== run 1 ==
## mschdpath
module mschdpath (
    input clk, rst_b,ld_merg,upd_mreg, input [511:0] blk, output [31:0] m0
);
Settings: LEC_CHECK=0, ABC_AREA=0, CAP_MARGIN=20, CELL_PAD_IN_SITES_GLOBAL_PLACEMENT=0, CORE_ASPECT_RATIO=0.99, CORE_MARGIN=2, CORE_UTILIZATION=70, CTS_CLUSTER_DIAMETER=271, CTS_CLUSTER_SIZE=37, HOLD_SLACK_MARGIN=0.3, SETUP_SLACK_MARGIN=-0.29, SLEW_MARGIN=30, TNS_END_PERCENT=60; clock period 3.45 ns.
run.sh (not shown) runs the stock make flow with config.mk's settings and CLKGATE_MAP_FILE=.
Run 1 failed in 5_1_grt with GRT-0232.
Edits applied to the flow inputs when going from run 1 to run 2:
Settings: a change of SLEW_MARGIN from 30 to 20; a deleted CTS_CLUSTER_DIAMETER that had been 271; a deleted SETUP_SLACK_MARGIN that had been -0.29; a deleted CELL_PAD_IN_SITES_GLOBAL_PLACEMENT that had been 0; a deleted ABC_AREA that had been 0; a change of CTS_CLUSTER_SIZE from 37 to 34; a deleted CORE_ASPECT_RATIO that had been 0.99; a change of CORE_UTILIZATION from 70 to 68; a deleted TNS_END_PERCENT that had been 60; a deleted HOLD_SLACK_MARGIN that had been 0.3; a change of the clock period (ns, I/O delays scaled along) from 3.45 to 3.82.
- Higher level count of the clock H-tree among run 1 and run 2: run 2
- Compared with run 1, final RePlAce weighted congestion in run 2 decreased by a few percent.
- Of run 1 and run 2, run 1 shows the lower floorplan row count, with run 2 above it.
- Run 2 -> stages 100% | layout checks FAIL | negative setup slack
- As far as chip area line of the yosys report goes, run 1 and run 2 are indistinguishable; the numbers are identical.
- Synthesized cell count: run 2 vs run 1 identical
- In the floorplan summary, run 2 is listed with a die area greater than that of run 1.
diff inputs: run 2 => run 3
Settings: clearing CTS_CLUSTER_SIZE, which used to be 34; swapping 3.82 for 3.89 in the clock period (ns, I/O delays scaled along).
Findings:
Finished, but not clean: run 3, with negative setup slack. Clock-buffer cell count: run 3 vs run 2 up about 13%. Clock latency at the later pin of the worst-skew pair | run 3 below run 2. Run 3 — routed wire length about 10% lower, run 2 as reference. Delta (run 3 minus run 2): first-pass GRT wire length lost about 7%; layout overhead on the synthesized area lost 1.5 points.
> inputs changed (run 3 -> run 4)
Settings: an added CTS_CLUSTER_SIZE of 37; an added HOLD_SLACK_MARGIN of -0.05; a change of the clock period (ns, I/O delays scaled along) from 3.89 to 3.71.
- STATUS run=run 4 STAGES=ALL_DONE FINAL_CHECKS=FAILED CAUSE=negative setup slack
- Re power per unit of standard cell area: run 3 was lower than run 4.
- Comparing run 4 and run 3, tally of non-filler cells in the final layout is lower on run 3.
- Worst hold slack was higher in the run labelled run 3.
- Global-route usage ended up 2.4 points higher on run 4 than on run 3.
diff inputs: run 4 => run 5
Settings: CELL_PAD_IN_SITES_GLOBAL_PLACEMENT: unset -> 2; CORE_UTILIZATION: 68 -> 40; HOLD_SLACK_MARGIN: -0.05 -> unset; MAX_ROUTING_LAYER: unset -> met4; CELL_PAD_IN_SITES_DETAIL_PLACEMENT: unset -> 1; the clock period (ns, I/O delays scaled along): 3.71 -> 4.5.
Findings:
Run 5 | status: complete | timing, DRC, antenna: pass
Compared to run 4, run 5 shows a wider setup margin.
Run 5 — portion of total power attributed to the clock network 4.7 points higher, run 4 as reference
Combinational group power in run 5 is about 45% lower than in run 4
Arrival time of the worst setup path (run 5 over run 4): increase, 0.07 ns
Comparing run 4 against run 5, there is no change at all in count of inverters not on the clock network in the layout.
Run 5 vs run 4 — worst supply voltage drop on vdd dropped 57%.
On area taken by flip-flops and latches, run 4 and run 5 are neck and neck.
Met3 routed wirelength (higher): run 4
Taking run 4 as the reference point, the internal reg-to-reg setup slack of run 5 rises by 0.58 ns.

* * *

Setup of run A:
Starting RTL as in the previous note.
Settings: LEC_CHECK=0, CAP_MARGIN=20, CORE_MARGIN=2, CORE_UTILIZATION=72, CTS_CLUSTER_DIAMETER=349, CTS_CLUSTER_SIZE=100, PLACE_DENSITY=0.38, SLEW_MARGIN=20, TNS_END_PERCENT=10; clock period 1.94 ns.
Run A failed in 4_1_cts with DPL-0033.
Inputs modified between run A and run B:
Settings: putting HOLD_SLACK_MARGIN at -0.09 where nothing was set; clearing CTS_CLUSTER_DIAMETER, which used to be 349; swapping 72 for 68 in CORE_UTILIZATION; swapping 10 for 80 in TNS_END_PERCENT; clearing PLACE_DENSITY, which used to be 0.38; swapping 100 for 34 in CTS_CLUSTER_SIZE; swapping 1.94 for 3.82 in the clock period (ns, I/O delays scaled along).
==> results <==
Run B finished every stage; the final checks, however, were not passed, the failures being negative setup slack.
Compound-cell area share of the yosys netlist: run B vs run A identical
Count of pins on the block boundary of run A is on par with run B.
Half-perimeter wire length after placement: higher on run A
Taking run A as the reference, in run B total placed instance area went down 5.2%, final weighted congestion in routability-driven placement went down 3.3%, number of placement rows went up 3, die size went up 5.8%, number of input and output port buffers inserted held.
Taking run A as the reference, in run B worst slack at placement higher, die width higher.
[inputs] run C vs run B
Settings: TNS_END_PERCENT no longer set, was 80; CTS_CLUSTER_SIZE now 62, was 34; CORE_UTILIZATION now 65, was 68; the clock period (ns, I/O delays scaled along) now 3.65, was 3.82.
Results
- No crash in run C: every stage finished, but the layout fails its final checks due to negative setup slack.
- Summary of the comparison: count of clock-buffer cells in the layout is higher in run C, relative to run B.
- Row hold slack: run C lower / run B higher
- Run C has via density per instance below what run B had.
- Detailed route wirelength on metal2 of run B is on par with run C.
- Number of buffers on the longest clock path essentially unchanged between run B and run C.
- Compared with run B, run C degrades maximum vdd ir drop.
- Sort run C and run B by total cell area at the placement stage, ascending, and run B comes first.
- Share of the core filled with cells: lower on run C
- Compared with run B, the detailed router inserted fewer vias in run C.
- Looking only at register-to-register path setup slack, and setting everything else aside, the higher value of run C and run B goes to run C.
> inputs changed (run C -> run D)
Settings: CTS_CLUSTER_SIZE no longer set, was 62; HOLD_SLACK_MARGIN no longer set, was -0.09; the clock period (ns, I/O delays scaled along) now 3.09, was 3.65.
Results
- | run D | all stages done | FAIL | negative setup slack |
- Run D: post-route clock period utilization 30 points above run C
- Looking at clock buffer count in the final layout, run D sits 11% lower than run C does.
- For relative area of clock buffers and inverters in the final design, run C and run D come out practically identical.
- [run D vs run C] wire length: higher in run D
- The power of the clock network number comes out lower for run C vs run D.
- For run D, the cell at the slowest stage of the critical path was sky130_fd_sc_hd__xnor2_1, unlike run C, where it was sky130_fd_sc_hd__fa_1.
- Post-route cell area in run D vs run C: up about 1.8%
- Total power of run D is higher than that of run C.
Edits applied to the flow inputs when going from run D to run E:
Settings: changing CORE_UTILIZATION from 65 to 72; setting CTS_CLUSTER_DIAMETER to 349 for the first time; setting CTS_CLUSTER_SIZE to 100 for the first time; changing the clock period (ns, I/O delays scaled along) from 3.09 to 2.19.
Findings:
The log for run E ends in 4_1_cts with error DPL-0033, so the run never completed. Nothing crashed in run D and all stages finished; the problem is that the final layout failed, the offending checks being negative setup slack. Run E against run D: core outline area -0.0042 mm², width of the die now smaller, fraction of the core area occupied by cells at floorplan grew by 7.3 points.
Power figures rest on the tool's default switching activity, not on a simulated workload.
